==> exp/willow: inputs <==
## cpu
module cpu(
	input clk,rst,
	output [9:0] instr_Addr,
	input [15:0] instr,
	output reg [8:0] data_Addr,
	output reg [15:0] write_data,
	input [15:0] read_data,
	output write_enable
    );
Settings: LEC_CHECK=0, CAP_MARGIN=15, CORE_ASPECT_RATIO=1.2, CORE_MARGIN=2, CORE_UTILIZATION=72, CTS_CLUSTER_DIAMETER=45, GPL_TIMING_DRIVEN=1, MIN_ROUTING_LAYER=met1, PLACE_DENSITY_LB_ADDON=0.25, SETUP_SLACK_MARGIN=-1.34, SLEW_MARGIN=20, TNS_END_PERCENT=5; clock period 110.0 ns.
run.sh (not shown) runs the stock make flow with config.mk's settings and CLKGATE_MAP_FILE=.
==> exp/pepper (differences from exp/willow) <==
- ABC_AREA: not set -> 1
- CAP_MARGIN: 15 -> 5
- CORE_ASPECT_RATIO: 1.2 -> not set
- CORE_UTILIZATION: 72 -> 71
- CTS_CLUSTER_DIAMETER: 45 -> 279
- CTS_CLUSTER_SIZE: not set -> 95
- GPL_TIMING_DRIVEN: 1 -> not set
- MIN_ROUTING_LAYER: met1 -> not set
- PLACE_DENSITY: not set -> 0.37
- PLACE_DENSITY_LB_ADDON: 0.25 -> not set
- SETUP_SLACK_MARGIN: -1.34 -> not set
- TNS_END_PERCENT: 5 -> not set
==> flow/constraint.sdc (replaced) <==
create_clock -name core_clock -period 117.0 [get_ports {clk}]
set_input_delay 23.4000 -clock core_clock [delete_from_list [all_inputs] [get_ports {clk}]]
set_output_delay 23.4000 -clock core_clock [all_outputs]
set_load 0.01 [all_outputs]
==> notes <==
- exp/pepper failed in global routing. exp/willow never finished: it broke off in global routing.
- In exp/pepper the area after synthesis is larger than in exp/willow, by about 3.2%.
- Against exp/pepper, the die area of exp/willow is lower by about 4.4%.
- Synthesized cell count: exp/pepper is larger than exp/willow (about 17%).
==> figures <==
metric	exp/willow	exp/pepper
# Cells Yosys	10.4k	12.2k
Synthesized-area fraction occupied by adder cells	0.298	0.289
Count of unique library cells instantiated by Yosys	135	99
Mean post-synth cell area	7.40 um^2	6.51 um^2
X dimension of the die	302 um	338 um
Area of the die	109000 um^2	114000 um^2
Placeable Area	106000 um^2	111000 um^2
Placer congestion estimate	1.38	1.40
Die Height	362 um	338 um
Sequential element share of the synthesized area	0.0635	0.0616
Total setup buffers inserted after CTS	240	189
Aoi share	0.224	0.153
Resized cells post-CTS	205	233
Result of the run	aborted with a tool error	aborted with a tool error
Stage where the flow stopped	global routing	global routing
Fraction of post-synthesis cell area in the top cell type by area	0.189	0.183

==> inputs of job 3178 <==
cpu again, from the RTL that the note above started with.
make LEC_CHECK=0 CAP_MARGIN=15 CORE_ASPECT_RATIO=1.2 CORE_MARGIN=2 CORE_UTILIZATION=23 CTS_CLUSTER_DIAMETER=153 GPL_TIMING_DRIVEN=1 MIN_ROUTING_LAYER=met1 PLACE_DENSITY_LB_ADDON=0.11 SETUP_SLACK_MARGIN=2.08 SLEW_MARGIN=20 finish   # period 164.0 ns
==> job 1384 (differences from job 3178) <==
CORE_UTILIZATION = 58   (was 23)
PLACE_DENSITY_LB_ADDON = unset   (was 0.11)
SETUP_SLACK_MARGIN = -1.34   (was 2.08)
==> flow/constraint.sdc (replaced) <==
create_clock -name core_clock -period 100.0 [get_ports {clk}]
set_input_delay 20.0000 -clock core_clock [delete_from_list [all_inputs] [get_ports {clk}]]
set_output_delay 20.0000 -clock core_clock [all_outputs]
set_load 0.01 [all_outputs]
==> notes <==
Against job 1384, the critical path depth of job 3178 is higher by 4. First-iteration DRC count: job 1384 is higher than job 3178 (110%). In job 1384 the routed wire length is lower than in job 3178, by 5.4%. Global-route usage: job 1384 is higher than job 3178 (31 points). In job 3178 the final area is smaller than in job 1384, by about 3.7%. Clock-buffer cell count: job 3178 is higher than job 1384 (15). In synthesized cell count, job 3178 and job 1384 do not differ. Against job 1384, the clock skew of job 3178 is higher by 19 ps. In job 1384 the setup slack is worse than in job 3178, by 37000 ps. Job 1384 finished but fails on negative setup slack. Job 3178 completed with no timing, DRC or antenna violations.

==> inputs of violet <==
cpu again, from the RTL that the note above started with.
==> flow/config.mk <==
export PLATFORM = sky130hd
export DESIGN_NAME = cpu
export DESIGN_NICKNAME = cpu
export VERILOG_FILES = /design/flow/design.v
export SDC_FILE = /design/flow/constraint.sdc
export NUM_CORES = 4
export LEC_CHECK = 0
export ABC_AREA = 1
export CAP_MARGIN = 20
export CORE_MARGIN = 2
export CORE_UTILIZATION = 57
export PLACE_DENSITY_LB_ADDON = 0.0
export SLEW_MARGIN = 20
==> flow/constraint.sdc <==
create_clock -name core_clock -period 237.0 [get_ports {clk}]
set_input_delay 47.4000 -clock core_clock [delete_from_list [all_inputs] [get_ports {clk}]]
set_output_delay 47.4000 -clock core_clock [all_outputs]
set_load 0.01 [all_outputs]
==> cedar: changes against violet <==
--- a/flow/config.mk
+++ b/flow/config.mk
@@ -6,8 +6,6 @@
 export NUM_CORES = 4
 export LEC_CHECK = 0
-export ABC_AREA = 1
 export CAP_MARGIN = 20
 export CORE_MARGIN = 2
-export CORE_UTILIZATION = 57
-export PLACE_DENSITY_LB_ADDON = 0.0
+export CORE_UTILIZATION = 58
 export SLEW_MARGIN = 20
==> flow/constraint.sdc (replaced) <==
create_clock -name core_clock -period 157.0 [get_ports {clk}]
set_input_delay 31.4000 -clock core_clock [delete_from_list [all_inputs] [get_ports {clk}]]
set_output_delay 31.4000 -clock core_clock [all_outputs]
set_load 0.01 [all_outputs]
==> garnet: changes against violet <==
--- a/flow/config.mk
+++ b/flow/config.mk
@@ -6,8 +6,16 @@
 export NUM_CORES = 4
 export LEC_CHECK = 0
-export ABC_AREA = 1
+export ABC_AREA = 0
 export CAP_MARGIN = 20
+export CELL_PAD_IN_SITES_DETAIL_PLACEMENT = 1
 export CORE_MARGIN = 2
-export CORE_UTILIZATION = 57
-export PLACE_DENSITY_LB_ADDON = 0.0
+export CORE_UTILIZATION = 54
+export CTS_CLUSTER_DIAMETER = 228
+export GPL_ROUTABILITY_DRIVEN = 1
+export GPL_TIMING_DRIVEN = 0
+export HOLD_SLACK_MARGIN = 0.17
+export MAX_ROUTING_LAYER = met4
+export MIN_ROUTING_LAYER = met2
+export PLACE_DENSITY_LB_ADDON = 0.12
 export SLEW_MARGIN = 20
+export TNS_END_PERCENT = 75
==> flow/constraint.sdc (replaced) <==
create_clock -name core_clock -period 165.0 [get_ports {clk}]
set_input_delay 33.0000 -clock core_clock [delete_from_list [all_inputs] [get_ports {clk}]]
set_output_delay 33.0000 -clock core_clock [all_outputs]
set_load 0.01 [all_outputs]
==> flow_summary.yaml <==
# implementation run metrics
flow_run:
  warnings: 75
  maxCapViolations: 1
sta:
  worst_slack_ns: -3.01
  drv_slew: 3
  finalSetupViolations: 9
die:
  taps: 1755
routing:
  met2_wirelength_um: 150000
  routed-wl-met3_um: 47900
  antennaDiodeCount: 9
outcome:
  status: "failed layout checks"
  failed_checks: "capacitance limit, slew limit, setup timing"
placement:
  finalWeightedCongestion: 1.13
worst_setup_path:
  worst_setup_path_end_kind: "primary output"
  r2r_end: "FlagReg.q[3]$_SDFFE_PP0P_"
grt:
  grt_max_degree: 165
# the run above: cedar

==> flow_summary.yaml <==
# implementation run metrics
die:
  io_pins: 70
  taps: 1794
outcome:
  status: "timing/DRC/antenna clean"
grt:
  grt_max_degree: 112
flow_run:
  warnings: 67
  maxCapViolations: 0
routing:
  routed-wl-met3_um: 38900
  met2_wirelength_um: 136000
sta:
  finalSetupViolations: 0
  worst_slack_ns: 34.65
  drv_slew: 0
worst_setup_path:
  r2r_end: "FlagReg.q[3]$_SDFFE_PP0P_"
  worst_setup_path_end_kind: "primary output"
yosys:
  ys_types: 99
# the run above: violet

==> flow_summary.yaml <==
# implementation run metrics
outcome:
  status: "stopped before the end"
  stop_stage: "global routing"
  error_line: "[ERROR GRT-0116] Global routing finished with congestion. Check the congestion regions in the DRC Viewer."
die:
  fp_util_pct: 54.4
  die_h_um: 381
yosys:
  ys_types: 135
  xor_share_pct: 6.72
  syn-num-nets: 11800
  async_reset_ff_share_pct: 0
  synthAoiAreaFrac_pct: 22.4
  ys_cells: 10400
placement:
  finalWeightedCongestion: 1.41
  dp.cells: 12400
clock_tree:
  cts_buffer_depth: 3
  cts_root_buf: "clkbuf_16"
  cts_sinks: 244
grt:
  grt_use_met3_pct: 173
# the run above: garnet


==> inputs of 08-21 <==
cpu again, from the RTL that the note above started with.
Settings: LEC_CHECK=0, ABC_AREA=1, CAP_MARGIN=40, CORE_MARGIN=2, CORE_UTILIZATION=70, CTS_CLUSTER_DIAMETER=340, CTS_CLUSTER_SIZE=22, SLEW_MARGIN=20; clock period 110.0 ns.
==> inputs of 04-02, as changes to 08-21 <==
CAP_MARGIN = 20   (was 40)
CORE_UTILIZATION = 57   (was 70)
CTS_CLUSTER_DIAMETER = 225   (was 340)
CTS_CLUSTER_SIZE = 98   (was 22)
PLACE_DENSITY_LB_ADDON = 0.0   (was not set)
==> flow/constraint.sdc (replaced) <==
create_clock -name core_clock -period 114.0 [get_ports {clk}]
set_input_delay 22.8000 -clock core_clock [delete_from_list [all_inputs] [get_ports {clk}]]
set_output_delay 22.8000 -clock core_clock [all_outputs]
set_load 0.01 [all_outputs]
==> inputs of 10-01, as changes to 08-21 <==
ABC_AREA = not set   (was 1)
CAP_MARGIN = 20   (was 40)
CORE_UTILIZATION = 40   (was 70)
CTS_CLUSTER_DIAMETER = not set   (was 340)
CTS_CLUSTER_SIZE = not set   (was 22)
==> flow/constraint.sdc (replaced) <==
create_clock -name core_clock -period 165.0 [get_ports {clk}]
set_input_delay 33.0000 -clock core_clock [delete_from_list [all_inputs] [get_ports {clk}]]
set_output_delay 33.0000 -clock core_clock [all_outputs]
set_load 0.01 [all_outputs]
==> results.yml <==
# yosys + openroad results
logic_synthesis:
  netlist_instances: 12190
  ys_seq_share_pct: 6.155
  yosys_area_mm2: 0.07936
  synthTopCellsByCount: "nand2_1, inv_1, nor2_1"
  logic_family: "simple AND/OR/NAND/NOR gates"
  aoi_share_pct: 15.26
placement:
  dp.cells: 15280
  place_ws_ns: -13.03
outcome:
  lastStage: "global routing (5_1_grt)"
  status: "did not finish"
  toolErrorMsg: "[ERROR GRT-0116] Global routing finished with congestion. Check the congestion regions in the DRC Viewer."
floorplanning:
  std_cell_rows: 123
  die_area_mm2: 0.1161
global_route:
  grt_util_met2_pct: 96.88
  gr-total-overflow: 1051
  grtUsageTotal_pct: 79.53
[end of results for 08-21]
==> results.yml <==
# synthesis and place-and-route metrics
global_route:
  grtUsageTotal_pct: 36.70
  antenna_found_initial: 22
  gr-total-overflow: 0
  grt_util_met2_pct: 60.76
logic_synthesis:
  netlist_instances: 10380
  yosys-stat-cells: 10380
  synthTopCellsByCount: "nand2_1, nor2_1, inv_1"
  logic_family: "adder cells"
  yosys_area_mm2: 0.07687
  aoi_share_pct: 22.42
cells_and_area:
  final_area_mm2: 0.09161
  logic_area_mm2: 0.06952
timing:
  period_minus_slack_ns: 162.06
  max_freq_ghz: 0.006171
floorplanning:
  die_area_mm2: 0.1957
  std_cell_rows: 160
outcome:
  status: "complete, no violations"
critical_path:
  cp_slowest_stage_delay_ns: 0.49
placement:
  dp.cells: 13160
  place_ws_ns: -1.583
[end of results for 10-01]
==> results.yml <==
# yosys + openroad results
logic_synthesis:
  edf_count: 0
  aoi_share_pct: 15.26
  logic_family: "simple AND/OR/NAND/NOR gates"
  yosys_area_mm2: 0.07936
  netlist_instances: 12190
  synthTopCellsByCount: "nand2_1, inv_1, nor2_1"
global_route:
  gr-total-overflow: 4733
  grt_util_met2_pct: 102.0
  globalRouteMet3Util_pct: 63.80
  grtUsageTotal_pct: 82.65
clock_network:
  ctsHoldBuffers: 0
placement:
  place_ws_ns: -11.47
  dpl.hpwl_mm: 280.5
  dp.cells: 15610
floorplanning:
  std_cell_rows: 136
  die_area_mm2: 0.1422
outcome:
  lastStage: "global routing (5_1_grt)"
  status: "did not finish"
  toolErrorMsg: "[ERROR GRT-0232] Routing congestion too high. Check the congestion heatmap in the GUI."
[end of results for 04-02]

==> inputs of v24 <==
cpu again, from the RTL that the note above started with.
==> flow/design.v (excerpt) <==
module cpu(
	input clk,rst,
	output [9:0] instr_Addr,
	input [15:0] instr,
	output reg [8:0] data_Addr,
	output reg [15:0] write_data,
	input [15:0] read_data,
	output write_enable
    );
clock: 111.0 ns
lec_check: 0
abc_area: 1
cap_margin: 20
core_margin: 2
core_utilization: 72
cts_cluster_diameter: 340
cts_cluster_size: 22
hold_slack_margin: 0.29
slew_margin: 20
==> v18: changes against v24 <==
==> flow/config.mk (replaced) <==
export PLATFORM = sky130hd
export DESIGN_NAME = cpu
export DESIGN_NICKNAME = cpu
export VERILOG_FILES = /design/flow/design.v
export SDC_FILE = /design/flow/constraint.sdc
export NUM_CORES = 4
export LEC_CHECK = 0
export CAP_MARGIN = 20
export CORE_MARGIN = 2
export CORE_UTILIZATION = 58
export SLEW_MARGIN = 20
==> flow/constraint.sdc (replaced) <==
create_clock -name core_clock -period 135.0 [get_ports {clk}]
set_input_delay 27.0000 -clock core_clock [delete_from_list [all_inputs] [get_ports {clk}]]
set_output_delay 27.0000 -clock core_clock [all_outputs]
set_load 0.01 [all_outputs]
==> v8: changes against v24 <==
==> flow/config.mk (replaced) <==
export PLATFORM = sky130hd
export DESIGN_NAME = cpu
export DESIGN_NICKNAME = cpu
export VERILOG_FILES = /design/flow/design.v
export SDC_FILE = /design/flow/constraint.sdc
export NUM_CORES = 4
export LEC_CHECK = 0
export CAP_MARGIN = 20
export CORE_MARGIN = 2
export CORE_UTILIZATION = 58
export SLEW_MARGIN = 20
export TNS_END_PERCENT = 5
==> flow/constraint.sdc (replaced) <==
create_clock -name core_clock -period 157.0 [get_ports {clk}]
set_input_delay 31.4000 -clock core_clock [delete_from_list [all_inputs] [get_ports {clk}]]
set_output_delay 31.4000 -clock core_clock [all_outputs]
set_load 0.01 [all_outputs]
==> qor summary <==
| quantity | v24 | v8 | v18 |
|---|---|---|---|
| Proportion of netlist area held by the largest area contributor | 0.1831 | 0.1891 | 0.1891 |
| Number of placement rows | 121 | 133 | 133 |
| Adder Area Share | 0.2889 | 0.2984 | 0.2984 |
| Synthesized-area fraction occupied by and/or/nand/nor cells | 0.2991 | 0.2287 | 0.2287 |
| Run status | stopped before the end | complete, but fails checks | stopped before the end |
| Stage where the flow stopped | 5_1_grt | - | 5_1_grt |
| Reasons for failing layout checks | - | setup timing | - |
| Floorplan core area | 0.1092 mm2 | 0.1315 mm2 | 0.1315 mm2 |
| Synth Seq Share | 0.06155 | 0.06354 | 0.06354 |
| Cell resize tally after clock tree synthesis | 193 | 127 | 242 |
| Die Span X | 336.0 um | 368.1 um | 368.1 um |
| Cells in synth_stat.txt | 12190 | 10380 | 10380 |
| Cell count after placement | 15230 | 12590 | 13570 |
| Share of synthesized cell area in and-or and or-and compound cells | 0.1526 | 0.2242 | 0.2242 |
| Net Count, Synth | 13630 | 11810 | 11810 |
| Area of the synthesized netlist per yosys stat | 0.07936 mm2 | 0.07687 mm2 | 0.07687 mm2 |
| Worst setup slack before clock tree synthesis | -12.99 ns | -2.266 ns | -14.08 ns |
| Inserted Clock Buffers | 15 | 24 | 28 |
| Die Ht | 336.0 um | 368.1 um | 368.1 um |

==> 05-22: inputs <==
Starting RTL as in the previous note.
// cpu
module cpu(
	input clk,rst,
	output [9:0] instr_Addr,
	input [15:0] instr,
	output reg [8:0] data_Addr,
	output reg [15:0] write_data,
	input [15:0] read_data,
	output write_enable
    );
Settings: LEC_CHECK=0, ABC_AREA=1, CAP_MARGIN=20, CELL_PAD_IN_SITES_GLOBAL_PLACEMENT=3, CORE_ASPECT_RATIO=0.96, CORE_MARGIN=6, CORE_UTILIZATION=53, CTS_CLUSTER_DIAMETER=366, GPL_TIMING_DRIVEN=1, HOLD_SLACK_MARGIN=0.16, SLEW_MARGIN=25; clock period 162.0 ns.
==> 07-23 (differences from 05-22) <==
==> flow/config.mk (replaced) <==
export PLATFORM = sky130hd
export DESIGN_NAME = cpu
export DESIGN_NICKNAME = cpu
export VERILOG_FILES = /design/flow/design.v
export SDC_FILE = /design/flow/constraint.sdc
export NUM_CORES = 4
export LEC_CHECK = 0
export CAP_MARGIN = 15
export CORE_ASPECT_RATIO = 1.2
export CORE_MARGIN = 2
export CORE_UTILIZATION = 72
export CTS_CLUSTER_DIAMETER = 198
export GPL_TIMING_DRIVEN = 1
export MIN_ROUTING_LAYER = met1
export SETUP_SLACK_MARGIN = -1.34
export SLEW_MARGIN = 20
==> flow/constraint.sdc (replaced) <==
create_clock -name core_clock -period 116.0 [get_ports {clk}]
set_input_delay 23.2000 -clock core_clock [delete_from_list [all_inputs] [get_ports {clk}]]
set_output_delay 23.2000 -clock core_clock [all_outputs]
set_load 0.01 [all_outputs]
==> 05-26 (differences from 05-22) <==
==> flow/config.mk (replaced) <==
export PLATFORM = sky130hd
export DESIGN_NAME = cpu
export DESIGN_NICKNAME = cpu
export VERILOG_FILES = /design/flow/design.v
export SDC_FILE = /design/flow/constraint.sdc
export NUM_CORES = 4
export LEC_CHECK = 0
export CAP_MARGIN = 40
export CORE_ASPECT_RATIO = 1.2
export CORE_MARGIN = 2
export CORE_UTILIZATION = 23
export CTS_CLUSTER_DIAMETER = 153
export CTS_CLUSTER_SIZE = 23
export GPL_TIMING_DRIVEN = 1
export HOLD_SLACK_MARGIN = 0.16
export MIN_ROUTING_LAYER = met1
export PLACE_DENSITY = 0.57
export SLEW_MARGIN = 20
==> flow/constraint.sdc (replaced) <==
create_clock -name core_clock -period 164.0 [get_ports {clk}]
set_input_delay 32.8000 -clock core_clock [delete_from_list [all_inputs] [get_ports {clk}]]
set_output_delay 32.8000 -clock core_clock [all_outputs]
set_load 0.01 [all_outputs]
==> summary of the runs <==
05-26 finished clean. 07-23 stopped in global routing (5_1_grt). 05-22 aborted during global placement without I/O (3_1_place_gp_skip_io), error GPL-0301.
Synthesized area: 05-22 is larger than 07-23 (about 3.2%).
Between 07-23 and 05-22, the lower die size is in 07-23 (gap about 30%, measured against 05-22).
Synthesized cell count: 05-26 is lower than 05-22 (about 15%).
